**flow/config.mk**
```make
export PLATFORM = sky130hd
export DESIGN_NAME = serial
export DESIGN_NICKNAME = serial
export VERILOG_FILES = /design/flow/design.v
export SDC_FILE = /design/flow/constraint.sdc
export NUM_CORES = 4
export LEC_CHECK = 0
export CAP_MARGIN = 20
export CORE_ASPECT_RATIO = 0.66
export CORE_MARGIN = 2
export CORE_UTILIZATION = 40
export CTS_CLUSTER_SIZE = 62
export GPL_ROUTABILITY_DRIVEN = 1
export HOLD_SLACK_MARGIN = 0.13
export MAX_ROUTING_LAYER = met4
export MIN_ROUTING_LAYER = met2
export PLACE_DENSITY = 0.76
export SLEW_MARGIN = 20
export TNS_END_PERCENT = 25
```
**flow/constraint.sdc**
```tcl
create_clock -name core_clock -period 7.21 [get_ports {clk}]
set_input_delay 1.4420 -clock core_clock [delete_from_list [all_inputs] [get_ports {clk}]]
set_output_delay 1.4420 -clock core_clock [all_outputs]
set_load 0.01 [all_outputs]
```
**flow/design.v**
```verilog
`timescale 100fs/100fs
module serial
    (  
      input  clk  
    , input  reset  
    , input  enable  
    , input  can_send
    , input [7:0] data_in
    , input  in_stb
    , output wire [7:0] data_out
    , output wire  out_stb
    );
  wire [8:0] c_ds_app_arg;
  wire  c_ds_app_arg_0;
  reg [5:0] maybeToBoola_c_ds_app_arg;
  wire [7:0] c_ds_app_arg_1;
  wire [6:0] result_0;
  wire [7:0] a;
  wire [12:0] result_1;
  reg [6:0] result_2;
  wire [6:0] c_case_alt;
  reg [6:0] c_case_alt_0;
  wire [1:0] dir;
  wire [6:0] c_case_alt_1;
  wire [6:0] c_case_alt_2;
  wire [6:0] c_case_alt_3;
  wire [3:0] a1;
  reg [4:0] inp_n;
  wire signed [63:0] c_inp_n_app_arg;
  reg [5:0] c_app_arg;
  wire [5:0] c_case_alt_4;
  reg [5:0] c_case_alt_5;
  reg [5:0] c_case_alt_6;
  wire [0:0] ctr;
  wire [1:0] ctr_0;
  wire [2:0] ctr_1;
  reg [5:0] result_3;
  reg [5:0] c_case_alt_7;
  reg [5:0] c_case_alt_8;
  reg [5:0] c_case_alt_9;
  wire [20:0] c_case_scrut;
  wire signed [63:0] wild;
  wire signed [63:0] c_wild_app_arg;
  wire  c_ds_app_arg_2;
  reg [31:0] maybeToBoola_c_ds_app_arg_0;
  wire [5:0] c_ds_app_arg_3;
  wire [32:0] result_4;
  wire [5:0] a_0;
  wire signed [63:0] c_r_app_arg;
  wire [15:0] result_5;
  wire signed [63:0] c_ds1_app_arg;
  wire [16:0] r;
  wire [15:0] result_6;
  wire signed [63:0] c_r_app_arg_0;
  wire [15:0] result_7;
  reg [32:0] c_app_arg_0;
  wire [64:0] result_8;
  wire [15:0] x;
  wire [15:0] y;
  wire [3:0] n;
  wire [3:0] n_0;
  wire [3:0] n_1;
  reg [31:0] ds1;
  wire [16:0] r_0;
  wire [16:0] r_1;
  reg [36:0] maybeToBoola_c_ds_app_arg_1;
  wire [8:0] result_9;
  wire [45:0] c_case_alt_10;
  wire [8:0] c_app_arg_1;
  wire [8:0] c_case_alt_11;
  wire [7:0] result_10;
  wire signed [63:0] c_app_arg_2;
  wire signed [63:0] c_app_arg_3;
  wire [31:0] a_1;
  wire [3:0] c_app_arg_4;
  wire [4:0] z;
  wire [3:0] result_11;
  wire [3:0] digitIdx;
  wire [32:0] c_app_arg_5;
  wire [31:0] n_2;
  wire [32:0] number;
  reg [265:0] maybeToBoola_c_ds_app_arg_2;
  wire [8:0] result_12;
  wire signed [63:0] c_wild3_app_arg;
  wire [255:0] result_13;
  wire [255:0] c_app_arg_6;
  wire [4:0] c_app_arg_7;
  wire [4:0] c_app_arg_8;
  wire signed [63:0] c_wild3_app_arg_0;
  wire [7:0] result_14;
  wire [8:0] c_app_arg_9;
  wire [274:0] result_15;
  wire  canSend;
  wire [7:0] a_2;
  wire signed [63:0] wild3;
  wire signed [63:0] wild3_0;
  wire  doSend;
  wire [4:0] readPointer1;
  wire [4:0] writePointer1;
  wire [255:0] memory1;
  wire [7:0] a1_0;
  wire [9:0] eta;
  wire [7:0] c_bv;
  wire signed [63:0] result_selection_res;
  wire [0:0] c_case_alt_selection_9;
  wire [16:0] c_bv_0;
  wire [16:0] c_bv_1;
  wire [16:0] c_bv_2;
  wire [31:0] c_i_29;
  wire [31:0] c_i_31;
  wire [8:0] result;
  assign eta = {can_send,   data_in,   in_stb};
  assign c_ds_app_arg = eta[0:0] ? {1'b1,eta[8:1]} : {1'b0,8'bxxxxxxxx};
  assign c_ds_app_arg_0 = c_ds_app_arg[8:8] ? 1'b1 : 1'b0;
  always @(posedge clk or  posedge  reset) begin : maybeToBoola_c_ds_app_arg_register
    if ( reset) begin
      maybeToBoola_c_ds_app_arg <= {3'b000,1'd1,2'bxx};
    end else if (c_ds_app_arg_0) begin
      maybeToBoola_c_ds_app_arg <= result_1[12:7];
    end
  end
  assign c_ds_app_arg_1 = c_ds_app_arg[8:8] ? a : 8'b00000111;
  assign result_0 = result_1[6:0];
  assign a = c_ds_app_arg[7:0];
  assign result_1 = {c_app_arg,   result_2};
  always @(*) begin
    case(maybeToBoola_c_ds_app_arg[5:3])
      3'b100 : result_2 = c_case_alt_0;
      3'b101 : result_2 = c_case_alt;
      default : result_2 = {1'b0,6'bxxxxxx};
    endcase
  end
  assign c_case_alt = inp_n[4:4] ? {1'b1,{2'b11,4'bxxxx}} : {1'b0,6'bxxxxxx};
  always @(*) begin
    case(dir)
      2'b00 : c_case_alt_0 = c_case_alt_3;
      2'b01 : c_case_alt_0 = c_case_alt_2;
      default : c_case_alt_0 = c_case_alt_1;
    endcase
  end
  assign dir = maybeToBoola_c_ds_app_arg[2:1];
  assign c_case_alt_1 = inp_n[4:4] ? {1'b1,{2'b10,a1}} : {1'b0,6'bxxxxxx};
  assign c_case_alt_2 = inp_n[4:4] ? {1'b1,{2'b01,a1}} : {1'b0,6'bxxxxxx};
  assign c_case_alt_3 = inp_n[4:4] ? {1'b1,{2'b00,a1}} : {1'b0,6'bxxxxxx};
  assign a1 = inp_n[3:0];
  always @(*) begin
    case(c_ds_app_arg_1)
      8'b00000111 : inp_n = {1'b0,4'bxxxx};
      default : inp_n = {1'b1,$unsigned(c_inp_n_app_arg[0+:4])};
    endcase
  end
  assign c_bv = (c_ds_app_arg_1 & 8'b00001111);
  assign c_inp_n_app_arg = $unsigned({{(64-8) {1'b0}},c_bv});
  always @(*) begin
    case(maybeToBoola_c_ds_app_arg[5:3])
      3'b000 : c_app_arg = result_3;
      3'b001 : c_app_arg = c_case_alt_6;
      3'b010 : c_app_arg = c_case_alt_5;
      3'b011 : c_app_arg = c_case_alt_4;
      3'b100 : c_app_arg = {3'b000,1'd0,2'bxx};
      3'b101 : c_app_arg = {3'b110,3'bxxx};
      default : c_app_arg = {3'b110,3'bxxx};
    endcase
  end
  assign c_case_alt_4 = ctr ? {3'b011,ctr - 1'd1,2'bxx} : {3'b100,2'd1,1'bx};
  always @(*) begin
    case(ctr_0)
      2'd0 : c_case_alt_5 = {3'b100,2'd2,1'bx};
      default : c_case_alt_5 = {3'b010,ctr_0 - 2'd1,1'bx};
    endcase
  end
  always @(*) begin
    case(ctr_1)
      3'd0 : c_case_alt_6 = {3'b100,2'd0,1'bx};
      default : c_case_alt_6 = {3'b001,ctr_1 - 3'd1};
    endcase
  end
  assign ctr = maybeToBoola_c_ds_app_arg[2:2];
  assign ctr_0 = maybeToBoola_c_ds_app_arg[2:1];
  assign ctr_1 = maybeToBoola_c_ds_app_arg[2:0];
  assign result_selection_res = (($unsigned(wild)) <= 64'd1114111) ? 64'sd1 : 64'sd0;
  always @(*) begin
    case(result_selection_res)
      64'sd1 : result_3 = c_case_alt_7;
      default : result_3 = {6 {1'bx}};
    endcase
  end
  assign c_case_alt_selection_9 = maybeToBoola_c_ds_app_arg[2:2];
  always @(*) begin
    case(c_case_alt_selection_9)
      1'd0 : c_case_alt_7 = c_case_alt_9;
      1'd1 : c_case_alt_7 = c_case_alt_8;
      default : c_case_alt_7 = {6 {1'bx}};
    endcase
  end
  always @(*) begin
    case(c_case_scrut)
      21'd10 : c_case_alt_8 = {3'b101,3'bxxx};
      21'd100 : c_case_alt_8 = {3'b010,2'd3,1'bx};
      21'd102 : c_case_alt_8 = {3'b001,3'd6};
      21'd117 : c_case_alt_8 = {3'b011,1'd1,2'bxx};
      default : c_case_alt_8 = {6 {1'bx}};
    endcase
  end
  always @(*) begin
    case(c_case_scrut)
      21'd10 : c_case_alt_9 = {3'b000,1'd1,2'bxx};
      default : c_case_alt_9 = {6 {1'bx}};
    endcase
  end
  assign c_case_scrut = $unsigned(wild[0+:21]);
  assign wild = $signed(c_wild_app_arg);
  assign c_wild_app_arg = $unsigned({{(64-8) {1'b0}},c_ds_app_arg_1});
  assign c_ds_app_arg_2 = result_0[6:6] ? 1'b1 : 1'b0;
  always @(posedge clk or  posedge  reset) begin : maybeToBoola_c_ds_app_arg_0_register
    if ( reset) begin
      maybeToBoola_c_ds_app_arg_0 <= {16'd0,   16'd0};
    end else if (c_ds_app_arg_2) begin
      maybeToBoola_c_ds_app_arg_0 <= result_8[64:33];
    end
  end
  assign c_ds_app_arg_3 = result_0[6:6] ? a_0 : {2'b00,4'd0};
  assign result_4 = result_8[32:0];
  assign a_0 = result_0[5:0];
  assign c_r_app_arg = $unsigned({{(64-4) {1'b0}},n});
  assign c_bv_0 = (r_0);
  assign result_5 = (( c_bv_0[17-1] ) == 1'b0) ? (r_0[0+:16]) : 16'd65535;
  assign c_ds1_app_arg = $unsigned({{(64-4) {1'b0}},n_1});
  assign r =  y - ($unsigned(c_ds1_app_arg[0+:16]));
  assign c_bv_1 = (r);
  assign result_6 = (( c_bv_1[17-1] ) == 1'b0) ? (r[0+:16]) : (16'd0);
  assign c_r_app_arg_0 = $unsigned({{(64-4) {1'b0}},n_0});
  assign c_bv_2 = (r_1);
  assign result_7 = (( c_bv_2[17-1] ) == 1'b0) ? (r_1[0+:16]) : 16'd65535;
  always @(*) begin
    case(c_ds_app_arg_3[5:4])
      2'b11 : c_app_arg_0 = {1'b1,({{(32-16) {1'b0}},x}) * ({{(32-16) {1'b0}},y})};
      default : c_app_arg_0 = {1'b0,32'bxxxxxxxxxxxxxxxxxxxxxxxxxxxxxxxx};
    endcase
  end
  assign result_8 = {{ds1[31:16],   ds1[15:0]},
                     c_app_arg_0};
  assign x = maybeToBoola_c_ds_app_arg_0[31:16];
  assign y = maybeToBoola_c_ds_app_arg_0[15:0];
  assign n = c_ds_app_arg_3[3:0];
  assign n_0 = c_ds_app_arg_3[3:0];
  assign n_1 = c_ds_app_arg_3[3:0];
  always @(*) begin
    case(c_ds_app_arg_3[5:4])
      2'b00 : ds1 = {result_5,   y};
      2'b01 : ds1 = {x,   result_6};
      2'b10 : ds1 = {x,   result_7};
      default : ds1 = maybeToBoola_c_ds_app_arg_0;
    endcase
  end
  assign r_0 = x + ($unsigned(c_r_app_arg[0+:16]));
  assign r_1 = y + ($unsigned(c_r_app_arg_0[0+:16]));
  always @(posedge clk or  posedge  reset) begin : maybeToBoola_c_ds_app_arg_1_register
    if ( reset) begin
      maybeToBoola_c_ds_app_arg_1 <= {{1'b0,32'bxxxxxxxxxxxxxxxxxxxxxxxxxxxxxxxx},   4'd0};
    end else if (enable) begin
      maybeToBoola_c_ds_app_arg_1 <= c_case_alt_10[45:9];
    end
  end
  assign result_9 = c_case_alt_10[8:0];
  assign c_case_alt_10 = {{c_app_arg_5,
                           c_app_arg_4},   c_app_arg_1};
  assign c_app_arg_1 = (digitIdx < 4'd8) ? c_case_alt_11 : {1'b0,8'bxxxxxxxx};
  assign c_case_alt_11 = number[32:32] ? {1'b1,result_10} : {1'b0,8'bxxxxxxxx};
  assign result_10 = (a_1 <= 32'd9) ? ($unsigned(c_app_arg_2[0+:8])) : ($unsigned(c_app_arg_3[0+:8]));
  assign c_i_29 = (32'd48 | a_1);
  assign c_app_arg_2 = $unsigned({{(64-32) {1'b0}},c_i_29});
  assign c_i_31 = (a_1 + 32'd87);
  assign c_app_arg_3 = $unsigned({{(64-32) {1'b0}},c_i_31});
  assign a_1 = n_2 >> (64'sd28);
  assign c_app_arg_4 = number[32:32] ? result_11 : 4'd0;
  assign z = digitIdx + 4'd1;
  assign result_11 = (z > 5'd8) ? 4'd8 : (z[0+:4]);
  assign digitIdx = maybeToBoola_c_ds_app_arg_1[3:0];
  assign c_app_arg_5 = number[32:32] ? {1'b1,n_2 << (64'sd4)} : result_4;
  assign n_2 = number[31:0];
  assign number = maybeToBoola_c_ds_app_arg_1[36:4];
  always @(posedge clk or  posedge  reset) begin : maybeToBoola_c_ds_app_arg_2_register
    if ( reset) begin
      maybeToBoola_c_ds_app_arg_2 <= {{8'b00000001,   8'b00000001,   8'b00000001,   8'b00000001,   8'b00000001,
    8'b00000001,   8'b00000001,   8'b00000001,   8'b00000001,   8'b00000001,
    8'b00000001,   8'b00000001,   8'b00000001,   8'b00000001,   8'b00000001,
    8'b00000001,   8'b00000001,   8'b00000001,   8'b00000001,   8'b00000001,
    8'b00000001,   8'b00000001,   8'b00000001,   8'b00000001,   8'b00000001,
    8'b00000001,   8'b00000001,   8'b00000001,   8'b00000001,   8'b00000001,
    8'b00000001,   8'b00000001},   5'd0,   5'd0};
    end else if (enable) begin
      maybeToBoola_c_ds_app_arg_2 <= result_15[274:9];
    end
  end
  assign result_12 = result_15[8:0];
  assign c_wild3_app_arg = $unsigned({{(64-5) {1'b0}},writePointer1});
  genvar i;
  generate
  for (i=0;i<32;i=i+1) begin : vector_replace
    assign result_13[(31-i)*8+:8] = (wild3) == i ? a_2 : memory1[(31-i)*8+:8];
  end
  endgenerate
  assign c_app_arg_6 = result_9[8:8] ? result_13 : memory1;
  assign c_app_arg_7 = result_9[8:8] ? (writePointer1 + 5'd1) : writePointer1;
  assign c_app_arg_8 = doSend ? (readPointer1 + 5'd1) : readPointer1;
  assign c_wild3_app_arg_0 = $unsigned({{(64-5) {1'b0}},readPointer1});
  wire [7:0] vecArray [0:32-1];
  genvar i_0;
  generate
  for (i_0=0; i_0 < 32; i_0=i_0+1) begin : mk_array
    assign vecArray[(32-1)-i_0] = memory1[i_0*8+:8];
  end
  endgenerate
  assign result_14 = vecArray[(wild3_0)];
  assign c_app_arg_9 = doSend ? {1'b1,result_14} : {1'b0,8'bxxxxxxxx};
  assign result_15 = {{c_app_arg_6,
                       c_app_arg_7,   c_app_arg_8},   c_app_arg_9};
  assign canSend = eta[9:9];
  assign a_2 = result_9[7:0];
  assign wild3 = $signed(c_wild3_app_arg);
  assign wild3_0 = $signed(c_wild3_app_arg_0);
  assign doSend = canSend ? (writePointer1 > readPointer1) : 1'b0;
  assign readPointer1 = maybeToBoola_c_ds_app_arg_2[4:0];
  assign writePointer1 = maybeToBoola_c_ds_app_arg_2[9:5];
  assign memory1 = maybeToBoola_c_ds_app_arg_2[265:10];
  assign result = result_12[8:8] ? {a1_0,
                                    1'b1} : {{8 {1'bx}},   1'b0};
  assign a1_0 = result_12[7:0];
  assign data_out = result[8:1];
  assign out_stb = result[0:0];
endmodule
```
**flow/run.sh**
```bash
#!/bin/bash
# the make line also repeats each setting of config.mk as NAME=value (left out here)
make -C /OpenROAD-flow-scripts/flow DESIGN_CONFIG=/design/flow/config.mk WORK_HOME=/design/flow/orfs CLKGATE_MAP_FILE= finish
```
==> deck_impl_summary.md, run 1 <==
Key Metrics from the Run

Synthesis
  – Yosys cell count: 2692
  – List of most frequent post-synthesis cells: nand2_1, o21ai_0, dfrtp_1, inv_1, fa_1
  – Main logic family: adder cells
  – Syn nets: 3049
  – Area leader, netlist: dfrtp_1
  – Register share after synthesis: 0.322
  – Synth warnings: 1
  – Adder share: 0.239
  – Ys flop type: dfrtp_1
  – Simple share: 0.165
  – Post-synth regs: 309
  – Ys async rst share: 1.00
  – MUX share of area: 0.0290
  – Dominant cell by count in the synthesized netlist: nand2_1
  – Aoi share: 0.157
  – YS chip area: 0.0242 mm^2
  – Synth Cell Area: 0.0242 mm^2
  – Synth top area cells: dfrtp_1, fa_1, ha_1
  – Post-Synthesis Cells: 2692
  – Xor+xnor area frac: 0.0152
  – Unique masters post-synth: 76
  – Dominant cell area share: 0.286
  – Post-synth EDFFs: 0
  – Syn Area/Cell: 8.97 um^2

Floorplan
  – Die Width: 306 um
  – Core area: 0.0599 mm^2
  – Top Ports: 22
  – Die area: 0.0624 mm^2
  – Site row count: 73
  – Die y size: 204 um
  – Floorplan utilization: 0.403

Place
  – RePlAce Congestion: 1.06
  – HPWL after detailed placement: 51.2 mm
  – DP Area: 0.0250 mm^2
  – Port-buffer cells: 20

GRT
  – Grt total ovfl: 119
  – GRT Total Usage: 0.428

Clock network
  – Hold bufs inserted after CTS: 0
  – Post-CTS Setup Inserts: 0
  – Clock Tree Buf Depth: 3
  – # resized after CTS: 0
  – H-tree Lvls: 2
  – Clock sink total: 309
  – CTS buffer count: 35
  – Root buf cell: clkbuf_16

Status
  – Failing step: global routing
  – Tool Error: [ERROR GRT-0116] Global routing finished with congestion. Check the congestion regions in the DRC Viewer.
  – Status: did not finish
routing by layer:
metal  track usage  GRT overflow
met1             -             -
met2         0.456             0
met3         0.558           119
met4         0.149             0
met5             -             -
through the flow:
step,cells,worst slack (ns)
CTS,3426,0.668
detailed placement,3362,0.684
floorplan,2692,1.03
global placement,3362,0.766
==> inputs of run 2 (changes only) <==
- ABC_AREA: unset -> 1
- CAP_MARGIN: 20 -> 0
- CELL_PAD_IN_SITES_GLOBAL_PLACEMENT: unset -> 3
- CORE_ASPECT_RATIO: 0.66 -> 1.08
- CTS_CLUSTER_DIAMETER: unset -> 62
- CTS_CLUSTER_SIZE: 62 -> unset
- GPL_ROUTABILITY_DRIVEN: 1 -> 0
- HOLD_SLACK_MARGIN: 0.13 -> 0.29
- MIN_ROUTING_LAYER: met2 -> unset
- PLACE_DENSITY: 0.76 -> unset
- TNS_END_PERCENT: 25 -> unset
- clock period: 7.21 -> 10.0 ns (I/O delays scaled with it)
==> deck_impl_summary.md, run 2 <==
Flow Results at a Glance

Place
  – Port-buffer cells: 20 (unchanged)
  – Post-Place Setup Slack: 3.42 ns (+2.74 ns)
  – DP Area: 0.0268 mm^2 (+7.0%)
  – HPWL after detailed placement: 63.7 mm (+24%)

GRT
  – Number of global-route vias before repair: 22660
  – Grt total ovfl: 0
  – Pin count of the biggest net entering global routing: 137
  – First-pass GRT wire length: 135 mm
  – GRT Total Usage: 0.272
  – Initial antenna violation count: 0

Pwr
  – Sw Pwr: 1.59 mW
  – Clk pwr: 1.62 mW
  – Switching Fraction: 0.354
  – Sequential power share: 0.391
  – Comb pwr: 1.12 mW
  – Leakage power: 15.0 nW
  – Gate power share: 0.249
  – Max VDD drop: 0.114 mV
  – Top Consumer: registers
  – Pwr dens: 159 mW/mm^2
  – Int Power: 2.91 mW
  – Clk pwr share: 0.360
  – Sequential power: 1.76 mW

Timing
  – Clock Skew: 0.0351 ns
  – Slew @ Worst Pin: 1.12 ns
  – Max Freq: 160 MHz
  – RSZ-0062 raised after global routing: false
  – Fin. max-slew vios: 0
  – Setup TNS Final: 0 ns
  – Final Critical Period: 6.24 ns
  – Setup ws final: 3.76 ns
  – Final setup fails: 0
  – Max-Slew Margin vs Limit: 0.251
  – Crit share post-route: 0.624
  – Count of final hold-check violations: 0

Clock network
  – Clock Tree Buf Depth: 3 (unchanged)
  – Root buf cell: clkbuf_16
  – CTS buffer count: 43 (+23%)
  – H-tree Lvls: 2 (unchanged)
  – Clk slew on worst S/H paths: 0.06 ns
  – Hold bufs inserted after CTS: 0 (unchanged)
  – Late-Pin Clk Latency: 0.58 ns
  – TritonCTS clock tree: yes
  – Clock sink total: 309 (unchanged)
  – # resized after CTS: 0 (unchanged)
  – Post-CTS Setup Inserts: 0 (unchanged)

Synthesis
  – Syn nets: 3909 (+28%)
  – List of most frequent post-synthesis cells: nand2_1, inv_1, dfrtp_1, nor2_1, o21ai_0
  – Register share after synthesis: 0.300 (-0.0218)
  – Adder share: 0.223 (-0.0162)
  – Post-Synthesis Cells: 3552 (+32%)
  – Dominant cell by count in the synthesized netlist: nand2_1
  – Post-synth regs: 309 (unchanged)
  – Aoi share: 0.0848 (-0.0718)
  – Dominant cell area share: 0.267 (-0.0194)
  – Synth top area cells: dfrtp_1, nand2_1, fa_1
  – Syn Area/Cell: 7.29 um^2 (-19%)
  – Unique masters post-synth: 46 (-39%)
  – Area leader, netlist: dfrtp_1
  – Yosys cell count: 3552 (+32%)
  – Main logic family: simple AND/OR/NAND/NOR gates
  – Post-synth EDFFs: 0 (unchanged)
  – YS chip area: 0.0259 mm^2 (+7.3%)
  – Synth warnings: 1 (unchanged)
  – Synth Cell Area: 0.0259 mm^2 (+7.3%)
  – Ys flop type: dfrtp_1
  – Xor+xnor area frac: 0.00811 (-0.00712)
  – MUX share of area: 0 (-0.0290)
  – Simple share: 0.265 (+0.100)
  – Ys async rst share: 1.00 (unchanged)

Setup path
  – Buf/Inv on CP: 3
  – Highest-delay cell along the critical path: nor3_1
  – Critical path cell sequence: inv_1 > ha_1 > inv_1 > nor3_1 > nand2_1 > nand2_1 > nor2_1 > nand2_1 > nor2_1 > nand2_1 > nor2_1 > nor2_1 > clkdlybuf4s50_1
  – Critical path type: reg2out
  – Reg2Reg Launch Point: maybeToBoola_c_ds_app_arg_0[7]$_DFFE_PP0P_
  – Worst R2R Setup Slack: 3.83 ns
  – CP max FO: 11
  – R2R cell count: 21
  – Setup crit start kind: flop
  – Slowest stage delay, CP: 0.94 ns
  – WP data arrival: 4.24 ns
  – WP depth: 13
  – Top Family by Delay on Critical Path: simple AND/OR/NAND/NOR gates
  – Worst setup path end: data_out[6]
  – Setup crit end kind: output pin
  – Crit path from: maybeToBoola_c_ds_app_arg_2[1]$_DFFE_PP0P_
  – R2R Path End: maybeToBoola_c_ds_app_arg_1[35]$_DFFE_PP0P_
  – Critical Path RT: 8.00 ns

Floorplan
  – Die y size: 269 um (+32%)
  – Site row count: 96 (+32%)
  – Die area: 0.0668 mm^2 (+7.1%)
  – Floorplan utilization: 0.406 (+0.00312)
  – Die Width: 249 um (-19%)
  – Core area: 0.0638 mm^2 (+6.4%)
  – Top Ports: 22 (unchanged)

Routing
  – Pre-antenna DRT Iters: 6
  – ANT nets after route: 0
  – Final wirelength: 86.2 mm
  – Wirelength per Cell: 19.7 um
  – Drt drc: 0
  – Antenna fix cells: 0
  – Via density: 5.09
  – Via count: 22258
  – First DRT Iteration DRCs: 1433

Worst hold path
  – Hold path start: maybeToBoola_c_ds_app_arg_2[176]$_DFFE_PP0P_
  – Hold WC Path Type: reg2reg
  – Hold path depth: 2
  – Hold EP: maybeToBoola_c_ds_app_arg_2[176]$_DFFE_PP0P_

Final layout
  – Nets@finish: 3858
  – Post-route cell area: 0.0283 mm^2
  – Syn-to-layout area delta: 9.10%
  – Filler instances: 6669

Status
  – Status: timing/DRC/antenna clean

Run
  – Tool warning count: 52
  – Max-capacitance violation count: 0
[run 2: through the flow]
stage	util	hold slack (ns)	std cells	total power, mW
after CTS	0.443	0.474	4369	4.53
final	0.443	0.471	4369	4.50
after floorplan	-	0.442	3552	2.48
after detailed placement	0.419	0.460	4289	2.90
after global routing	0.443	0.486	4369	4.77
after global placement	0.419	0.457	4289	2.87
[run 2: final cells by class]
type / count / area, um^2 / share of cell area
clock buffer: 61 / 1260 / 0.0447
clock inverter: 19 / 248 / 0.00876
inverter: 649 / 2440 / 0.0863
multi-input combinational: 2452 / 15100 / 0.534
sequential: 309 / 7770 / 0.275
tap: 833 / 1040 / 0.0369
timing repair buffer: 46 / 408 / 0.0144
[run 2: routing by layer]
| metal | part of all wire | vias to the layer above | global-route usage |
|---|---|---|---|
| met5 | 0 | - | - |
| met4 | 0.025 | 0 | 0.0709 |
| met3 | 0.033 | 111 | 0.0224 |
| met2 | 0.50 | 452 | 0.479 |
| met1 | 0.44 | 10978 | 0.340 |
| li1 | - | 10717 | - |
==> inputs of run 3 (changes only) <==
- CAP_MARGIN: 0 -> 40
- CELL_PAD_IN_SITES_DETAIL_PLACEMENT: unset -> 1
- CORE_ASPECT_RATIO: 1.08 -> 0.71
- CORE_UTILIZATION: 40 -> 35
- GPL_ROUTABILITY_DRIVEN: 0 -> 1
- MAX_ROUTING_LAYER: met4 -> met5
- SETUP_SLACK_MARGIN: unset -> 0.13
- TNS_END_PERCENT: unset -> 35
- clock period: 10.0 -> 4.57 ns (I/O delays scaled with it)
==> deck_impl_summary.md, run 3 <==
Flow Results at a Glance

Synthesis
  – Adder share: 0.223 (unchanged)
  – Post-synth EDFFs: 0 (unchanged)
  – Synth warnings: 1 (unchanged)
  – Ys flop type: dfrtp_1
  – YS chip area: 0.0259 mm^2 (unchanged)
  – Synth Cell Area: 0.0259 mm^2 (unchanged)
  – Synth top area cells: dfrtp_1, nand2_1, fa_1
  – Post-synth regs: 309 (unchanged)
  – Unique masters post-synth: 46 (unchanged)
  – List of most frequent post-synthesis cells: nand2_1, inv_1, dfrtp_1, nor2_1, o21ai_0
  – Yosys cell count: 3552 (unchanged)
  – Register share after synthesis: 0.300 (unchanged)
  – Ys async rst share: 1.00 (unchanged)
  – Main logic family: simple AND/OR/NAND/NOR gates
  – MUX share of area: 0 (unchanged)
  – Simple share: 0.265 (unchanged)
  – Syn Area/Cell: 7.29 um^2 (unchanged)
  – Syn nets: 3909 (unchanged)
  – Area leader, netlist: dfrtp_1
  – Dominant cell by count in the synthesized netlist: nand2_1
  – Dominant cell area share: 0.267 (unchanged)
  – Xor+xnor area frac: 0.00811 (unchanged)
  – Post-Synthesis Cells: 3552 (unchanged)
  – Aoi share: 0.0848 (unchanged)

Setup path
  – Top Family by Delay on Critical Path: adder cells
  – CP max FO: 4 (-7)
  – Worst R2R Setup Slack: -0.75 ns (-4.58 ns)
  – R2R cell count: 25 (+19%)
  – Critical path type: reg2reg
  – WP depth: 25 (+12)
  – Setup crit start kind: flop
  – Highest-delay cell along the critical path: fa_1
  – R2R Path End: maybeToBoola_c_ds_app_arg_1[33]$_DFFE_PP0P_
  – Reg2Reg Launch Point: maybeToBoola_c_ds_app_arg_0[4]$_DFFE_PP0P_
  – Worst setup path end: maybeToBoola_c_ds_app_arg_1[33]$_DFFE_PP0P_
  – Slowest stage delay, CP: 0.53 ns (-0.41 ns)
  – WP data arrival: 5.77 ns (+1.53 ns)
  – Crit path from: maybeToBoola_c_ds_app_arg_0[4]$_DFFE_PP0P_
  – Setup crit end kind: flop
  – Critical Path RT: 5.02 ns (-2.98 ns)
  – Buf/Inv on CP: 9 (+6)
  – Crit-path most repeated cell: fa_1

Timing
  – Fin Hold WS: 0.472 ns (+0.00109 ns)
  – Final Critical Period: 5.32 ns
  – Max-Slew Margin vs Limit: 0.401 (+0.150)
  – Final setup fails: 24 (+24)
  – Slew @ Worst Pin: 0.898 ns (-0.226 ns)
  – Max Freq: 188 MHz
  – RSZ-0062 raised after global routing: true
  – Count of final hold-check violations: 0 (unchanged)
  – Fin. max-slew vios: 0 (unchanged)
  – Clock Skew: 0.0256 ns (-0.00948 ns)
  – Setup ws final: -0.745 ns (-4.51 ns)
  – Crit share post-route: 1.16 (+0.539)

Routing
  – Via density: 5.01 (-1.6%)
  – Via count: 23885 (+7.3%)
  – First DRT Iteration DRCs: 1684 (+18%)
  – Pre-antenna DRT Iters: 5 (-1)
  – Wirelength per Cell: 21.2 um (+7.3%)
  – Final wirelength: 101 mm (+17%)
  – ANT nets after route: 0 (unchanged)
  – Drt drc: 0 (unchanged)

Status
  – Status: complete, but fails checks
  – Violated checks: negative setup slack

Final layout
  – Filler instances: 9029 (+35%)
  – Comb gate area: 0.0160 mm^2 (+6.3%)
  – Nets@finish: 4101 (+6.3%)
  – Post-route cell area: 0.0315 mm^2 (+11%)
  – FF/Latch Area: 0.00780 mm^2 (+0.34%)
  – Syn-to-layout area delta: 21.5%

Clock network
  – CTS buffer count: 40 (-7.0%)
  – Late-Pin Clk Latency: 0.58 ns (about the same)
  – H-tree Lvls: 2 (unchanged)
  – Hold bufs inserted after CTS: 0 (unchanged)
  – Root buf cell: clkbuf_16
  – Clock sink total: 309 (unchanged)
  – Clock Tree Buf Depth: 3 (unchanged)
  – TritonCTS clock tree: yes
  – Clk slew on worst S/H paths: 0.06 ns (about the same)

Pwr
  – Sw Pwr: 3.78 mW (+140%)
  – Comb pwr: 2.83 mW (+150%)
  – Gate power share: 0.283 (+0.034)
  – Leakage power: 16.4 nW (+9.2%)
  – Sequential power share: 0.390 (about the same)
  – Top Consumer: registers
  – Clk pwr: 3.27 mW (+100%)
  – Clk pwr share: 0.327 (-0.033)
  – Int Power: 6.21 mW (+110%)
  – Sequential power: 3.89 mW (+120%)
  – Pwr dens: 317 mW/mm^2 (+99%)
  – Max VDD drop: 0.255 mV (+120%)
  – Switching Fraction: 0.378 (+0.0247)

Place
  – Port-buffer cells: 20 (unchanged)
  – HPWL after detailed placement: 80.5 mm (+26%)
  – RePlAce Congestion: 0.913
  – DP Area: 0.0290 mm^2 (+8.4%)

Worst hold path
  – Hold WC Path Type: reg2reg
  – Hold EP: maybeToBoola_c_ds_app_arg_2[184]$_DFFE_PP0P_
  – Hold path depth: 2 (unchanged)
  – Hold path start: maybeToBoola_c_ds_app_arg_2[184]$_DFFE_PP0P_

GRT
  – GRT Total Usage: 0.271 (-0.00150)
  – Grt total ovfl: 0 (unchanged)
  – Number of global-route vias before repair: 24953 (+10%)
  – First-pass GRT wire length: 156 mm (+15%)
  – Pin count of the biggest net entering global routing: 133 (-2.9%)
  – Initial antenna violation count: 4 (+4)

Floorplan
  – Floorplan utilization: 0.352 (-0.0546)
  – Top Ports: 22 (unchanged)
  – Die area: 0.0763 mm^2 (+14%)
  – Die Width: 327 um (+31%)
  – Site row count: 84 (-13%)
  – Die y size: 233 um (-13%)
  – Core area: 0.0737 mm^2 (+16%)

Run
  – Tool warning count: 56 (+7.7%)
  – Max-capacitance violation count: 0 (unchanged)
==> run 3: final cells by class <==
class,count,share of cell area
antenna,1,0.0000795
clock buffer,54,0.0369
clock inverter,17,0.00540
inverter,649,0.0777
multi-input combinational,2452,0.510
sequential,309,0.248
tap,989,0.0393
timing repair buffer,292,0.0833
==> run 3: repair_timing <==
action,CTS,global route
buffers inserted,22,7
pin swaps,67,35
resized,192,72
endpoints found under the setup margin,34,33
==> run 3: metrics by stage <==
step / std cells / setup slack [ns] / total power [mW] / setup TNS [ns] / utilization
floorplan: 3552 / -0.430 / 5.43 / -127.10 / -
global route: 4762 / -0.925 / 10.5 / -19.19 / 0.427
detailed placement: 4662 / -0.977 / 6.64 / -21.09 / 0.394
global placement: 4659 / -0.890 / 6.51 / -26.27 / 0.393
CTS: 4755 / -0.707 / 10.0 / -14.15 / 0.424
finish: 4763 / -0.745 / 9.99 / -13.95 / 0.427
==> run 3: routing by layer <==
| layer | up-vias | GRT usage | wire length (um) |
|---|---|---|---|
| li1 | 11218 | - | - |
| met1 | 12080 | 0.441 | 54200 |
| met2 | 499 | 0.351 | 37200 |
| met3 | 84 | 0.0719 | 8160 |
| met4 | 4 | 0.0374 | 1080 |
| met5 | - | 0.0198 | 220 |
==> inputs of run 4 (changes only) <==
- ABC_AREA: 1 -> unset
- CAP_MARGIN: 40 -> 20
- CELL_PAD_IN_SITES_DETAIL_PLACEMENT: 1 -> unset
- CORE_ASPECT_RATIO: 0.71 -> 1.41
- CORE_UTILIZATION: 35 -> 56
- CTS_CLUSTER_DIAMETER: 62 -> unset
- CTS_CLUSTER_SIZE: unset -> 82
- GPL_TIMING_DRIVEN: unset -> 0
- HOLD_SLACK_MARGIN: 0.29 -> unset
- MAX_ROUTING_LAYER: met5 -> met4
- PLACE_DENSITY: unset -> 0.43
- SETUP_SLACK_MARGIN: 0.13 -> unset
- SLEW_MARGIN: 20 -> 30
- TNS_END_PERCENT: 35 -> 55
==> deck_impl_summary.md, run 4 <==
Key Metrics from the Run

Synthesis
  – Dominant cell by count in the synthesized netlist: nand2_1
  – Synth top area cells: dfrtp_1, fa_1, ha_1
  – Post-Synthesis Cells: 2692 (-24%)
  – Main logic family: adder cells
  – Post-synth regs: 309 (unchanged)
  – Unique masters post-synth: 76 (+65%)
  – YS chip area: 0.0242 mm^2 (-6.8%)
  – Xor+xnor area frac: 0.0152 (+0.00712)
  – Ys flop type: dfrtp_1
  – Adder share: 0.239 (+0.0162)
  – Syn Area/Cell: 8.97 um^2 (+23%)
  – Yosys cell count: 2692 (-24%)
  – List of most frequent post-synthesis cells: nand2_1, o21ai_0, dfrtp_1, inv_1, fa_1
  – Synth warnings: 1 (unchanged)
  – MUX share of area: 0.0290 (+0.0290)
  – Register share after synthesis: 0.322 (+0.0218)
  – Post-synth EDFFs: 0 (unchanged)
  – Syn nets: 3049 (-22%)
  – Dominant cell area share: 0.286 (+0.0194)
  – Aoi share: 0.157 (+0.0718)
  – Synth Cell Area: 0.0242 mm^2 (-6.8%)
  – Ys async rst share: 1.00 (unchanged)
  – Area leader, netlist: dfrtp_1
  – Simple share: 0.165 (-0.100)

Floorplan
  – Floorplan utilization: 0.566 (+0.214)
  – Die y size: 251 um (+7.4%)
  – Die Width: 179 um (-45%)
  – Site row count: 90 (+7.1%)
  – Core area: 0.0427 mm^2 (-42%)
  – Die area: 0.0448 mm^2 (-41%)

Status
  – Tool Error: [ERROR GPL-0301] Utilization 116.124 % exceeds 100%.
  – Status: did not finish
  – Failing step: global placement without I/O
==> inputs of run 5 (changes only) <==
- ABC_AREA: unset -> 1
- CELL_PAD_IN_SITES_GLOBAL_PLACEMENT: 3 -> unset
- CORE_ASPECT_RATIO: 1.41 -> unset
- CORE_UTILIZATION: 56 -> 72
- CTS_CLUSTER_DIAMETER: unset -> 343
- CTS_CLUSTER_SIZE: 82 -> 25
- GPL_ROUTABILITY_DRIVEN: 1 -> unset
- GPL_TIMING_DRIVEN: 0 -> unset
- MAX_ROUTING_LAYER: met4 -> unset
- PLACE_DENSITY: 0.43 -> unset
- PLACE_DENSITY_LB_ADDON: unset -> 0.14
- SLEW_MARGIN: 30 -> 20
- TNS_END_PERCENT: 55 -> unset
- clock period: 4.57 -> 6.0 ns (I/O delays scaled with it)
==> deck_impl_summary.md, run 5 <==
Flow Results at a Glance

Pwr
  – Comb pwr: 1.91 mW
  – Sw Pwr: 2.38 mW
  – Pwr dens: 227 mW/mm^2
  – Gate power share: 0.311
  – Leakage power: 14.7 nW
  – Switching Fraction: 0.388
  – Sequential power share: 0.482
  – Int Power: 3.75 mW
  – Sequential power: 2.96 mW
  – Max VDD drop: 0.453 mV
  – Top Consumer: registers
  – Total power: 6.13 mW
  – Clk pwr share: 0.207
  – Clk pwr: 1.27 mW

Setup path
  – Buf/Inv on CP: 6
  – WP depth: 19
  – Critical Path RT: 6.41 ns
  – R2R Path End: maybeToBoola_c_ds_app_arg_1[18]$_DFFE_PP0P_
  – Slowest stage delay, CP: 0.59 ns
  – Worst setup path end: maybeToBoola_c_ds_app_arg_1[18]$_DFFE_PP0P_
  – Critical path type: reg2reg
  – CP max FO: 12
  – Top Family by Delay on Critical Path: adder cells
  – Critical path cell sequence: nand2_1 > inv_1 > fa_1 > inv_1 > fa_1 > fa_1 > inv_1 > fa_1 > fa_1 > inv_1 > fa_1 > inv_1 > ha_1 > nand2_1 > inv_1 > a21oi_1 > nand3_1 > o21ai_0 > nand3_1
  – Setup crit start kind: flop
  – R2R cell count: 19
  – Crit path from: maybeToBoola_c_ds_app_arg_0[5]$_DFFE_PP0P_
  – WP data arrival: 6.14 ns
  – Highest-delay cell along the critical path: dfrtp_1
  – Reg2Reg Launch Point: maybeToBoola_c_ds_app_arg_0[5]$_DFFE_PP0P_
  – Worst R2R Setup Slack: 0.27 ns
  – Setup crit end kind: flop

GRT
  – Grt total ovfl: 0
  – First-pass GRT wire length: 124 mm
  – Initial antenna violation count: 2
  – Pin count of the biggest net entering global routing: 118
  – GRT Total Usage: 0.416
  – Number of global-route vias before repair: 23588

Routing
  – Final wirelength: 76.1 mm
  – Antenna fix cells: 0
  – Wirelength per Cell: 19.1 um
  – Via density: 5.93
  – First DRT Iteration DRCs: 2455
  – Pre-antenna DRT Iters: 6
  – ANT nets after route: 0
  – Drt drc: 0
  – Via count: 23623

Synthesis
  – Post-synth EDFFs: 0 (unchanged)
  – Ys async rst share: 1.00 (unchanged)
  – Area leader, netlist: dfrtp_1
  – List of most frequent post-synthesis cells: nand2_1, inv_1, dfrtp_1, nor2_1, o21ai_0
  – MUX share of area: 0 (-0.0290)
  – YS chip area: 0.0259 mm^2 (+7.3%)
  – Aoi share: 0.0848 (-0.0718)
  – Register share after synthesis: 0.300 (-0.0218)
  – Simple share: 0.265 (+0.100)
  – Xor+xnor area frac: 0.00811 (-0.00712)
  – Synth top area cells: dfrtp_1, nand2_1, fa_1
  – Dominant cell area share: 0.267 (-0.0194)
  – Dominant cell by count in the synthesized netlist: nand2_1
  – Syn Area/Cell: 7.29 um^2 (-19%)
  – Post-Synthesis Cells: 3552 (+32%)
  – Main logic family: simple AND/OR/NAND/NOR gates
  – Synth Cell Area: 0.0259 mm^2 (+7.3%)
  – Unique masters post-synth: 46 (-39%)
  – Yosys cell count: 3552 (+32%)
  – Synth warnings: 1 (unchanged)
  – Adder share: 0.223 (-0.0162)
  – Syn nets: 3909 (+28%)
  – Ys flop type: dfrtp_1
  – Post-synth regs: 309 (unchanged)

Clock network
  – Post-CTS Setup Inserts: 0
  – Late-Pin Clk Latency: 0.53 ns
  – Clock Tree Buf Depth: 3
  – Hold bufs inserted after CTS: 0
  – Clock sink total: 309
  – # resized after CTS: 0
  – H-tree Lvls: 1
  – TritonCTS clock tree: yes
  – Root buf cell: clkbuf_16
  – Clk slew on worst S/H paths: 0.11 ns
  – CTS buffer count: 16

Floorplan
  – Floorplan utilization: 0.730 (+0.164)
  – Core area: 0.0355 mm^2 (-17%)
  – Die y size: 194 um (-23%)
  – Die Width: 194 um (+8.3%)
  – Site row count: 69 (-23%)
  – Top Ports: 22
  – Die area: 0.0375 mm^2 (-16%)

Final layout
  – Filler instances: 2663
  – Syn-to-layout area delta: 4.47%
  – Util after Layout: 0.763
  – Nets@finish: 3869

Worst hold path
  – Hold path start: maybeToBoola_c_ds_app_arg_2[66]$_DFFE_PP1P_
  – Hold path depth: 2
  – Hold WC Path Type: reg2reg
  – Hold EP: maybeToBoola_c_ds_app_arg_2[66]$_DFFE_PP1P_

Status
  – Status: timing/DRC/antenna clean

Timing
  – Clock Skew: 0.0184 ns
  – Final Critical Period: 5.73 ns
  – Crit share post-route: 0.955
  – Final setup fails: 0
  – Slew @ Worst Pin: 0.979 ns
  – RSZ-0062 raised after global routing: false
  – Setup ws final: 0.269 ns
  – Fin. max-slew vios: 0
  – Max-Slew Margin vs Limit: 0.342
  – Setup TNS Final: 0 ns
  – Count of final hold-check violations: 0
  – Max Freq: 174 MHz

Place
  – Port-buffer cells: 20
  – Post-Place Setup Slack: 0.144 ns
  – RePlAce Congestion: 0.973
  – HPWL after detailed placement: 58.1 mm

Run
  – Tool warning count: 50
  – Max-capacitance violation count: 0
==> run 5: per-stage QoR <==
step                      hold slack, ns  cells  area [um^2]
after floorplan                    0.442   3552        25900
final                              0.480   3982        27100
after CTS                          0.479   3981        27000
after global placement             0.455   3954        26600
after global routing               0.507   3982        27100
after detailed placement           0.460   3954        26600
==> run 5: cell type report <==
| class | count | area (um^2) | share of cell area |
|---|---|---|---|
| repair buffers | 84 | 706 | 0.0261 |
| flip-flops and latches | 309 | 7790 | 0.288 |
| well taps | 461 | 577 | 0.0213 |
| clock inverters | 1 | 16.3 | 0.000601 |
| multi-input cells | 2452 | 15100 | 0.557 |
| clock buffers | 26 | 459 | 0.0170 |
| inverters | 649 | 2440 | 0.0901 |
==> run 5: routing by layer <==
metal / vias up / wire, um / global-route usage / part of all wire
met3: 267 / 10300 / 0.121 / 0.14
met4: 2 / 2900 / 0.144 / 0.038
met1: 11196 / 29800 / 0.578 / 0.39
met5: - / 13 / 0 / 0.00017
met2: 1447 / 33000 / 0.630 / 0.43
li1: 10711 / - / - / -
==> inputs of run 6 (changes only) <==
- ABC_AREA: 1 -> unset
- CORE_ASPECT_RATIO: unset -> 0.73
- CORE_MARGIN: 2 -> 9
- CORE_UTILIZATION: 72 -> 40
- CTS_CLUSTER_DIAMETER: 343 -> unset
- CTS_CLUSTER_SIZE: 25 -> 62
- GPL_ROUTABILITY_DRIVEN: unset -> 1
- HOLD_SLACK_MARGIN: unset -> 0.13
- MAX_ROUTING_LAYER: unset -> met4
- MIN_ROUTING_LAYER: unset -> met1
- PLACE_DENSITY: unset -> 0.76
- PLACE_DENSITY_LB_ADDON: 0.14 -> unset
- TNS_END_PERCENT: unset -> 25
- clock period: 6.0 -> 7.21 ns (I/O delays scaled with it)
==> deck_impl_summary.md, run 6 <==
Flow Results at a Glance

Timing
  – Max-Slew Margin vs Limit: 0.260 (-0.0820)
  – RSZ-0062 raised after global routing: false
  – Final setup fails: 0 (unchanged)
  – Crit share post-route: 0.903 (-0.0526)
  – Slew @ Worst Pin: 1.10 ns (+0.122 ns)
  – Count of final hold-check violations: 0 (unchanged)
  – Setup TNS Final: 0 ns (unchanged)
  – Setup ws final: 0.702 ns (+0.433 ns)
  – Final Critical Period: 6.51 ns (+0.777 ns)
  – Fin. max-slew vios: 0 (unchanged)
  – Clock Skew: 0.0483 ns (+0.0299 ns)
  – Max Freq: 154 MHz (-12%)

Clock network
  – Root buf cell: clkbuf_16
  – Clk slew on worst S/H paths: 0.08 ns (-0.03 ns)
  – Late-Pin Clk Latency: 0.62 ns (+0.09 ns)
  – Clock sink total: 309 (unchanged)
  – Post-CTS Setup Inserts: 0 (unchanged)
  – # resized after CTS: 0 (unchanged)
  – H-tree Lvls: 1 (unchanged)
  – TritonCTS clock tree: yes
  – Clock Tree Buf Depth: 3 (unchanged)
  – Hold bufs inserted after CTS: 0 (unchanged)
  – CTS buffer count: 31 (+15)

Setup path
  – Buf/Inv on CP: 4 (-2)
  – WP depth: 20 (+1)
  – CP max FO: 19 (+7)
  – Setup crit end kind: flop
  – R2R Path End: maybeToBoola_c_ds_app_arg_1[26]$_DFFE_PP0P_
  – Crit-path most repeated cell: fa_1
  – Crit path from: maybeToBoola_c_ds_app_arg_0[22]$_DFFE_PP0P_
  – Critical path type: reg2reg
  – Worst setup path end: maybeToBoola_c_ds_app_arg_1[26]$_DFFE_PP0P_
  – Highest-delay cell along the critical path: dfrtp_1
  – Critical path cell sequence: and2_1 > fa_1 > inv_1 > fa_1 > fa_1 > fa_1 > inv_1 > fa_1 > inv_1 > fa_1 > inv_1 > ha_1 > a21oi_1 > o21ai_1 > a211o_1 > a21oi_1 > o221ai_1 > nor2b_1 > a2111oi_0 > a221o_1
  – Worst R2R Setup Slack: 0.70 ns (+0.43 ns)
  – WP data arrival: 7.06 ns (+0.92 ns)
  – Slowest stage delay, CP: 0.64 ns (+0.05 ns)
  – R2R cell count: 20 (+1)
  – Setup crit start kind: flop
  – Top Family by Delay on Critical Path: adder cells
  – Reg2Reg Launch Point: maybeToBoola_c_ds_app_arg_0[22]$_DFFE_PP0P_
  – Critical Path RT: 7.77 ns (+1.36 ns)

Synthesis
  – Simple share: 0.165 (-0.100)
  – Post-synth regs: 309 (unchanged)
  – Post-synth EDFFs: 0 (unchanged)
  – Yosys cell count: 2692 (-24%)
  – Area leader, netlist: dfrtp_1
  – Synth top area cells: dfrtp_1, fa_1, ha_1
  – Syn Area/Cell: 8.97 um^2 (+23%)
  – Adder share: 0.239 (+0.0162)
  – Xor+xnor area frac: 0.0152 (+0.00712)
  – Unique masters post-synth: 76 (+65%)
  – Dominant cell by count in the synthesized netlist: nand2_1
  – YS chip area: 0.0242 mm^2 (-6.8%)
  – Synth warnings: 1 (unchanged)
  – List of most frequent post-synthesis cells: nand2_1, o21ai_0, dfrtp_1, inv_1, fa_1
  – Register share after synthesis: 0.322 (+0.0218)
  – Aoi share: 0.157 (+0.0718)
  – Post-Synthesis Cells: 2692 (-24%)
  – Ys flop type: dfrtp_1
  – Synth Cell Area: 0.0242 mm^2 (-6.8%)
  – MUX share of area: 0.0290 (+0.0290)
  – Main logic family: adder cells
  – Syn nets: 3049 (-22%)
  – Dominant cell area share: 0.286 (+0.0194)
  – Ys async rst share: 1.00 (unchanged)

Routing
  – ANT nets after route: 0 (unchanged)
  – Pre-antenna DRT Iters: 7 (+1)
  – Via count: 19563 (-17%)
  – Wirelength per Cell: 19.7 um (+3.2%)
  – Drt drc: 0 (unchanged)
  – First DRT Iteration DRCs: 2442 (-0.53%)
  – Via density: 5.74 (-3.3%)
  – Final wirelength: 67.3 mm (-12%)

Worst hold path
  – Hold path start: maybeToBoola_c_ds_app_arg_2[18]$_DFFE_PP1P_
  – Hold EP: maybeToBoola_c_ds_app_arg_2[18]$_DFFE_PP1P_
  – Hold WC Path Type: reg2reg
  – Hold path depth: 2 (unchanged)

Floorplan
  – Die Width: 306 um (+58%)
  – Core area: 0.0593 mm^2 (+67%)
  – Die area: 0.0697 mm^2 (+86%)
  – Top Ports: 22 (unchanged)
  – Die y size: 228 um (+18%)
  – Site row count: 76 (+10%)
  – Floorplan utilization: 0.407 (-0.323)

Pwr
  – Switching Fraction: 0.401 (+0.0123)
  – Int Power: 3.27 mW (-13%)
  – Gate power share: 0.320 (+0.009)
  – Sw Pwr: 2.19 mW (-8.2%)
  – Clk pwr: 1.69 mW (+33%)
  – Leakage power: 11.9 nW (-19%)
  – Clk pwr share: 0.309 (+0.102)
  – Max VDD drop: 0.230 mV (-49%)
  – Sequential power share: 0.371 (-0.111)
  – Top Consumer: registers
  – Pwr dens: 210 mW/mm^2 (-7.4%)
  – Comb pwr: 1.74 mW (-9%)
  – Sequential power: 2.02 mW (-32%)

GRT
  – First-pass GRT wire length: 108 mm (-13%)
  – Initial antenna violation count: 2 (unchanged)
  – Grt total ovfl: 0 (unchanged)
  – Pin count of the biggest net entering global routing: 162 (+37%)
  – GRT Total Usage: 0.195 (-0.221)
  – Number of global-route vias before repair: 18858 (-20%)

Place
  – Port-buffer cells: 20 (unchanged)
  – RePlAce Congestion: 0.985 (+1.2%)
  – Placed cells: 3350 (-15%)
  – Post-Place Setup Slack: 0.710 ns (+0.565 ns)
  – HPWL after detailed placement: 49.3 mm (-15%)

Run
  – Tool warning count: 51 (+2.0%)
  – Max-capacitance violation count: 0 (unchanged)

Final layout
  – Non-Filler Instances: 3411 (-14%)
  – Util after Layout: 0.438 (-0.325)
  – Nets@finish: 2960 (-23%)
  – Syn-to-layout area delta: 7.65%

Status
  – Status: timing/DRC/antenna clean
-- run 6: routing by layer --
layer | share of wire | track usage | wire, um
met1 | 0.45 | 0.288 | 30500
met2 | 0.39 | 0.256 | 26500
met3 | 0.14 | 0.0650 | 9110
met4 | 0.018 | 0.0347 | 1210
met5 | 0 | - | 0
-- run 6: final cells by class --
class	count	area, um^2
clock inverters	13	159
well taps	780	976
clock buffers	45	888
flip-flops and latches	309	7770
repair buffers	65	551
multi-input cells	1926	14600
fillers	5708	33300
inverters	270	1020
diodes	3	7.51
-- run 6: stage by stage --
stage | cell area [um^2] | power (mW) | hold slack, ns
after floorplan | 24200 | 3.13 | 0.442
after global placement | 24900 | 3.69 | 0.454
after detailed placement | 24900 | 3.72 | 0.464
after CTS | 26000 | 5.40 | 0.478
after global routing | 26000 | 5.70 | 0.497
final | 26000 | 5.46 | 0.478
==> inputs of run 7 (changes only) <==
- CORE_ASPECT_RATIO: 0.73 -> 0.66
- CORE_MARGIN: 9 -> 2
- MIN_ROUTING_LAYER: met1 -> met2
- SETUP_SLACK_MARGIN: unset -> 2.19
- TNS_END_PERCENT: 25 -> 10
- clock period: 7.21 -> 10.0 ns (I/O delays scaled with it)
==> deck_impl_summary.md, run 7 <==
Key Metrics from the Run

Synthesis
  – Dominant cell by count in the synthesized netlist: nand2_1
  – Syn Area/Cell: 8.97 um^2 (unchanged)
  – Register share after synthesis: 0.322 (unchanged)
  – Post-synth EDFFs: 0 (unchanged)
  – Yosys cell count: 2692 (unchanged)
  – Dominant cell area share: 0.286 (unchanged)
  – Simple share: 0.165 (unchanged)
  – Ys flop type: dfrtp_1
  – Main logic family: adder cells
  – MUX share of area: 0.0290 (unchanged)
  – Xor+xnor area frac: 0.0152 (unchanged)
  – Syn nets: 3049 (unchanged)
  – Unique masters post-synth: 76 (unchanged)
  – Synth Cell Area: 0.0242 mm^2 (unchanged)
  – Post-Synthesis Cells: 2692 (unchanged)
  – Adder share: 0.239 (unchanged)
  – Synth warnings: 1 (unchanged)
  – List of most frequent post-synthesis cells: nand2_1, o21ai_0, dfrtp_1, inv_1, fa_1
  – Area leader, netlist: dfrtp_1
  – Post-synth regs: 309 (unchanged)
  – YS chip area: 0.0242 mm^2 (unchanged)
  – Aoi share: 0.157 (unchanged)
  – Synth top area cells: dfrtp_1, fa_1, ha_1
  – Ys async rst share: 1.00 (unchanged)

Floorplan
  – Die y size: 204 um (-11%)
  – Die Width: 306 um (+0.28%)
  – Site row count: 73 (-3.9%)
  – Die area: 0.0624 mm^2 (-10%)
  – Floorplan utilization: 0.403 (-0.00394)
  – Top Ports: 22 (unchanged)
  – Core area: 0.0599 mm^2 (+0.98%)

Status
  – Status: did not finish
  – Tool Error: [ERROR GRT-0116] Global routing finished with congestion. Check the congestion regions in the DRC Viewer.
  – Failing step: global routing

Place
  – Post-Place Setup Slack: 3.29 ns (+2.58 ns)
  – HPWL after detailed placement: 49.2 mm (-0.37%)
  – Port-buffer cells: 20 (unchanged)
  – RePlAce Congestion: 1.04 (+5.1%)
  – DP Area: 0.0248 mm^2 (-0.46%)

Clock network
  – Clock Tree Buf Depth: 3 (unchanged)
  – Post-CTS Setup Inserts: 0 (unchanged)
  – Clock sink total: 309 (unchanged)
  – H-tree Lvls: 2 (+1)
  – Hold bufs inserted after CTS: 0 (unchanged)
  – CTS buffer count: 35 (+13%)
  – Root buf cell: clkbuf_16
  – # resized after CTS: 0 (unchanged)

GRT
  – GRT Total Usage: 0.421
  – Grt total ovfl: 18
[run 7: metrics by stage]
step | cells | hold slack [ns]
after CTS | 3401 | 0.478
after global placement | 3339 | 0.455
after detailed placement | 3339 | 0.464
after floorplan | 2692 | 0.442
[run 7: routing by layer]
metal	GRT overflow	track usage
met4	0	0.179
met1	-	-
met5	-	-
met3	18	0.543
met2	0	0.438
==> inputs of run 8 (changes only) <==
- CELL_PAD_IN_SITES_GLOBAL_PLACEMENT: unset -> 1
- CORE_ASPECT_RATIO: 0.66 -> 1.41
- CORE_UTILIZATION: 40 -> 61
- CTS_CLUSTER_SIZE: 62 -> unset
- GPL_TIMING_DRIVEN: unset -> 1
- HOLD_SLACK_MARGIN: 0.13 -> unset
- MIN_ROUTING_LAYER: met2 -> unset
- PLACE_DENSITY: 0.76 -> 0.62
- SETUP_SLACK_MARGIN: 2.19 -> unset
- TNS_END_PERCENT: 10 -> 85
- clock period: 10.0 -> 7.81 ns (I/O delays scaled with it)
==> deck_impl_summary.md, run 8 <==
Flow Results at a Glance

Timing
  – Final Critical Period: 6.69 ns
  – Clock Skew: 0.0206 ns
  – Fin Hold WS: 0.474 ns
  – RSZ-0062 raised after global routing: false
  – Crit share post-route: 0.857
  – Final setup fails: 0
  – Count of final hold-check violations: 0
  – Max Freq: 149 MHz
  – Slew @ Worst Pin: 1.17 ns
  – Max-Slew Margin vs Limit: 0.197
  – Fin. max-slew vios: 0
  – Setup TNS Final: 0 ns

Setup path
  – Crit-path most repeated cell: fa_1
  – Highest-delay cell along the critical path: dfrtp_1
  – Worst setup path end: maybeToBoola_c_ds_app_arg_1[26]$_DFFE_PP0P_
  – Crit path from: maybeToBoola_c_ds_app_arg_0[21]$_DFFE_PP0P_
  – Reg2Reg Launch Point: maybeToBoola_c_ds_app_arg_0[21]$_DFFE_PP0P_
  – Worst R2R Setup Slack: 1.12 ns
  – Setup crit start kind: flop
  – Critical path type: reg2reg
  – WP depth: 20
  – R2R Path End: maybeToBoola_c_ds_app_arg_1[26]$_DFFE_PP0P_
  – Slowest stage delay, CP: 0.63 ns
  – R2R cell count: 20
  – WP data arrival: 7.15 ns
  – Critical Path RT: 8.27 ns
  – Setup crit end kind: flop
  – Buf/Inv on CP: 4
  – CP max FO: 21
  – Top Family by Delay on Critical Path: adder cells
  – Critical path cell sequence: and2_1 > fa_1 > inv_1 > fa_1 > fa_1 > fa_1 > inv_1 > fa_1 > inv_1 > fa_1 > inv_1 > ha_1 > a21oi_1 > o21ai_1 > a211o_1 > a21oi_1 > o221ai_1 > nor2b_1 > a2111oi_0 > a221o_1

Pwr
  – Clk pwr: 1.65 mW
  – Top Consumer: registers
  – Leakage power: 11.9 nW
  – Gate power share: 0.307
  – Sequential power share: 0.371
  – Sw Pwr: 2.04 mW
  – Max VDD drop: 0.187 mV
  – Clk pwr share: 0.322
  – Switching Fraction: 0.398
  – Int Power: 3.09 mW
  – Sequential power: 1.90 mW
  – Comb pwr: 1.57 mW
  – Pwr dens: 200 mW/mm^2

Run
  – Max-capacitance violation count: 0
  – Tool warning count: 52

Final layout
  – Non-Filler Instances: 3148
  – Syn-to-layout area delta: 6.34%
  – Comb gate area: 0.0146 mm^2
  – Filler instances: 3351
  – Nets@finish: 2952
  – FF/Latch Area: 0.00777 mm^2

Worst hold path
  – Hold path start: maybeToBoola_c_ds_app_arg_2[159]$_DFFE_PP0P_
  – Hold EP: maybeToBoola_c_ds_app_arg_2[159]$_DFFE_PP0P_
  – Hold path depth: 2
  – Hold WC Path Type: reg2reg

Synthesis
  – Dominant cell by count in the synthesized netlist: nand2_1
  – Adder share: 0.239 (unchanged)
  – Register share after synthesis: 0.322 (unchanged)
  – Yosys cell count: 2692 (unchanged)
  – Post-synth EDFFs: 0 (unchanged)
  – MUX share of area: 0.0290 (unchanged)
  – Aoi share: 0.157 (unchanged)
  – Syn nets: 3049 (unchanged)
  – Simple share: 0.165 (unchanged)
  – Post-Synthesis Cells: 2692 (unchanged)
  – List of most frequent post-synthesis cells: nand2_1, o21ai_0, dfrtp_1, inv_1, fa_1
  – Ys flop type: dfrtp_1
  – Main logic family: adder cells
  – Synth Cell Area: 0.0242 mm^2 (unchanged)
  – Xor+xnor area frac: 0.0152 (unchanged)
  – Synth top area cells: dfrtp_1, fa_1, ha_1
  – YS chip area: 0.0242 mm^2 (unchanged)
  – Dominant cell area share: 0.286 (unchanged)
  – Area leader, netlist: dfrtp_1
  – Synth warnings: 1 (unchanged)
  – Post-synth regs: 309 (unchanged)
  – Ys async rst share: 1.00 (unchanged)
  – Syn Area/Cell: 8.97 um^2 (unchanged)
  – Unique masters post-synth: 76 (unchanged)

Clock network
  – Post-CTS Setup Inserts: 0 (unchanged)
  – H-tree Lvls: 2 (unchanged)
  – Clk slew on worst S/H paths: 0.06 ns
  – Late-Pin Clk Latency: 0.54 ns
  – Root buf cell: clkbuf_16
  – CTS buffer count: 34 (-2.9%)
  – Hold bufs inserted after CTS: 0 (unchanged)
  – # resized after CTS: 0 (unchanged)
  – Clock Tree Buf Depth: 3 (unchanged)
  – TritonCTS clock tree: yes
  – Clock sink total: 309 (unchanged)

Floorplan
  – Core area: 0.0391 mm^2 (-35%)
  – Floorplan utilization: 0.618 (+0.215)
  – Die y size: 240 um (+18%)
  – Die area: 0.0412 mm^2 (-34%)
  – Top Ports: 22 (unchanged)
  – Site row count: 86 (+18%)
  – Die Width: 172 um (-44%)

Place
  – Port-buffer cells: 20 (unchanged)
  – HPWL after detailed placement: 51.4 mm (+4.7%)
  – RePlAce Congestion: 0.951 (-8.1%)
  – Placed cells: 3087 (-7.5%)

GRT
  – First-pass GRT wire length: 111 mm
  – Grt total ovfl: 0
  – Pin count of the biggest net entering global routing: 167
  – Initial antenna violation count: 0
  – GRT Total Usage: 0.366
  – Number of global-route vias before repair: 19941

Routing
  – ANT nets after route: 0
  – Via count: 19368
  – Pre-antenna DRT Iters: 5
  – Drt drc: 0
  – First DRT Iteration DRCs: 1463
  – Via density: 6.15
  – Final wirelength: 70.7 mm
  – Antenna fix cells: 0
  – Wirelength per Cell: 22.5 um

Status
  – Status: timing/DRC/antenna clean
-- run 8: stage by stage --
stage / power [mW] / util / cell area [um^2] / setup slack, ns
after detailed placement: 3.46 / 0.628 / 24500 / 1.21
after global routing: 5.34 / 0.658 / 25700 / 0.753
after floorplan: 2.89 / - / 24200 / 1.63
after CTS: 5.11 / 0.658 / 25700 / 1.17
after global placement: 3.42 / 0.628 / 24500 / 1.30
final: 5.13 / 0.658 / 25700 / 1.12
-- run 8: layout make-up --
class                   count  share of cell area
clock buffers              46              0.0380
clock inverters            15             0.00628
inverters                 270              0.0396
multi-input cells        1926               0.569
flip-flops and latches    309               0.303
well taps                 528              0.0257
repair buffers             54              0.0182
-- run 8: metal layers --
metal / wire length, um / vias to the layer above / global-route usage
li1: - / 8809 / -
met2: 36500 / 717 / 0.631
met5: 0 / - / -
met4: 5710 / 0 / 0.254
met3: 3320 / 261 / 0.0385
met1: 25200 / 9581 / 0.393
==> inputs of run 9 (changes only) <==
- CELL_PAD_IN_SITES_GLOBAL_PLACEMENT: 1 -> 0
- CORE_UTILIZATION: 61 -> 72
- CTS_CLUSTER_DIAMETER: unset -> 28
- CTS_CLUSTER_SIZE: unset -> 51
- PLACE_DENSITY: 0.62 -> unset
- PLACE_DENSITY_LB_ADDON: unset -> 0.0
- SETUP_SLACK_MARGIN: unset -> 1.95
- clock period: 7.81 -> 6.54 ns (I/O delays scaled with it)
==> deck_impl_summary.md, run 9 <==
Flow Results at a Glance

Floorplan
  – Die Width: 158 um (-7.8%)
  – Die area: 0.0351 mm^2 (-15%)
  – Site row count: 79 (-8.1%)
  – Floorplan utilization: 0.732 (+0.113)
  – Top Ports: 22 (unchanged)

Synthesis
  – Dominant cell area share: 0.286 (unchanged)
  – Synth warnings: 1 (unchanged)
  – Aoi share: 0.157 (unchanged)
  – Yosys cell count: 2692 (unchanged)
  – Unique masters post-synth: 76 (unchanged)
  – Simple share: 0.165 (unchanged)
  – Register share after synthesis: 0.322 (unchanged)
  – Post-synth regs: 309 (unchanged)
  – Syn nets: 3049 (unchanged)
  – Post-synth EDFFs: 0 (unchanged)
  – Main logic family: adder cells
  – Synth Cell Area: 0.0242 mm^2 (unchanged)
  – Syn Area/Cell: 8.97 um^2 (unchanged)
  – Dominant cell by count in the synthesized netlist: nand2_1
  – Adder share: 0.239 (unchanged)
  – Synth top area cells: dfrtp_1, fa_1, ha_1
  – MUX share of area: 0.0290 (unchanged)

Setup path
  – R2R Path End: maybeToBoola_c_ds_app_arg_1[26]$_DFFE_PP0P_
  – Slowest stage delay, CP: 0.66 ns (+0.03 ns)
  – Reg2Reg Launch Point: maybeToBoola_c_ds_app_arg_0[4]$_DFFE_PP0P_
  – Top Family by Delay on Critical Path: adder cells
  – Crit-path most repeated cell: inv_1
  – Setup crit end kind: flop
  – Highest-delay cell along the critical path: fa_1
  – WP depth: 20 (unchanged)
  – R2R cell count: 20 (unchanged)

Pwr
  – Gate power share: 0.341 (+0.034)
  – Int Power: 4.85 mW (+57%)
  – Sw Pwr: 3.15 mW (+54%)
  – Clk pwr: 3.08 mW (+87%)
  – Clk pwr share: 0.385 (+0.063)
  – Leakage power: 13.1 nW (+11%)
  – Sequential power share: 0.274 (-0.097)
  – Comb pwr: 2.72 mW (+73%)
  – Switching Fraction: 0.394 (-0.00427)
  – Top Consumer: the clock network

Final layout
  – Filler instances: 1680 (-50%)
  – Nets@finish: 3113 (+5.5%)
  – Util after Layout: 0.868 (+0.211)
  – Syn-to-layout area delta: 18.7%

Timing
  – Final setup fails: 0 (unchanged)
  – Final Critical Period: 6.01 ns (-0.686 ns)
  – Max Freq: 166 MHz (+11%)
  – Fin Hold WS: 0.479 ns (+0.00546 ns)
  – Clock Skew: 0.0458 ns (+0.0252 ns)
  – Max-Slew Margin vs Limit: 0.181 (-0.0159)
  – Count of final hold-check violations: 0 (unchanged)
  – Fin. max-slew vios: 0 (unchanged)

Clock network
  – TritonCTS clock tree: yes
  – CTS buffer count: 58 (+71%)
  – Clk slew on worst S/H paths: 0.05 ns (about the same)
  – Clock Tree Buf Depth: 3 (unchanged)
  – Late-Pin Clk Latency: 0.63 ns (+0.09 ns)

Routing
  – Final wirelength: 86.2 mm (+22%)
  – First DRT Iteration DRCs: 2811 (+92%)
  – Wirelength per Cell: 26.4 um (+18%)
  – Pre-antenna DRT Iters: 9 (+4)

Worst hold path
  – Hold path depth: 2 (unchanged)
  – Hold WC Path Type: reg2reg

Status
  – Status: timing/DRC/antenna clean

Place
  – Port-buffer cells: 20 (unchanged)
  – HPWL after detailed placement: 51.6 mm (+0.33%)

Run
  – Tool warning count: 53 (+1.9%)

GRT
  – Pin count of the biggest net entering global routing: 182 (+9.0%)
  – GRT Total Usage: 0.511 (+0.145)
  – First-pass GRT wire length: 130 mm (+17%)
==> run 9: repair_timing <==
item | 4_1_cts | 5_1_grt
hold endpoints to repair | 0 | 0
buffers inserted | 80 | 30
resized | 190 | 81
pin swaps | 60 | 40
gates cloned | 1 | 0
setup endpoints to repair | 62 | 61
==> run 9: layout make-up <==
type,count,share of cell area
timing repair buffer,191,0.0587
clock inverter,41,0.0163
inverter,270,0.0355
antenna,8,0.000698
tap,445,0.0194
clock buffer,69,0.0546
sequential,309,0.273
multi-input combinational,1926,0.542
==> run 9: metal layers <==
| metal | up-vias | GRT usage | part of all wire |
|---|---|---|---|
| met1 | 10875 | 0.507 | 0.30 |
| met5 | - | - | 0 |
| li1 | 9152 | - | - |
| met4 | 0 | 0.442 | 0.11 |
| met3 | 756 | 0.216 | 0.12 |
| met2 | 1823 | 0.759 | 0.47 |
==> run 9: stage by stage <==
stage / cells / power (mW)
after floorplan: 2692 / 3.47
after global placement: 3028 / 4.12
after detailed placement: 3028 / 4.17
after CTS: 3219 / 7.55
after global routing: 3259 / 8.22
final: 3259 / 8.00
Power figures rest on the tool's default switching activity, not on a simulated workload.
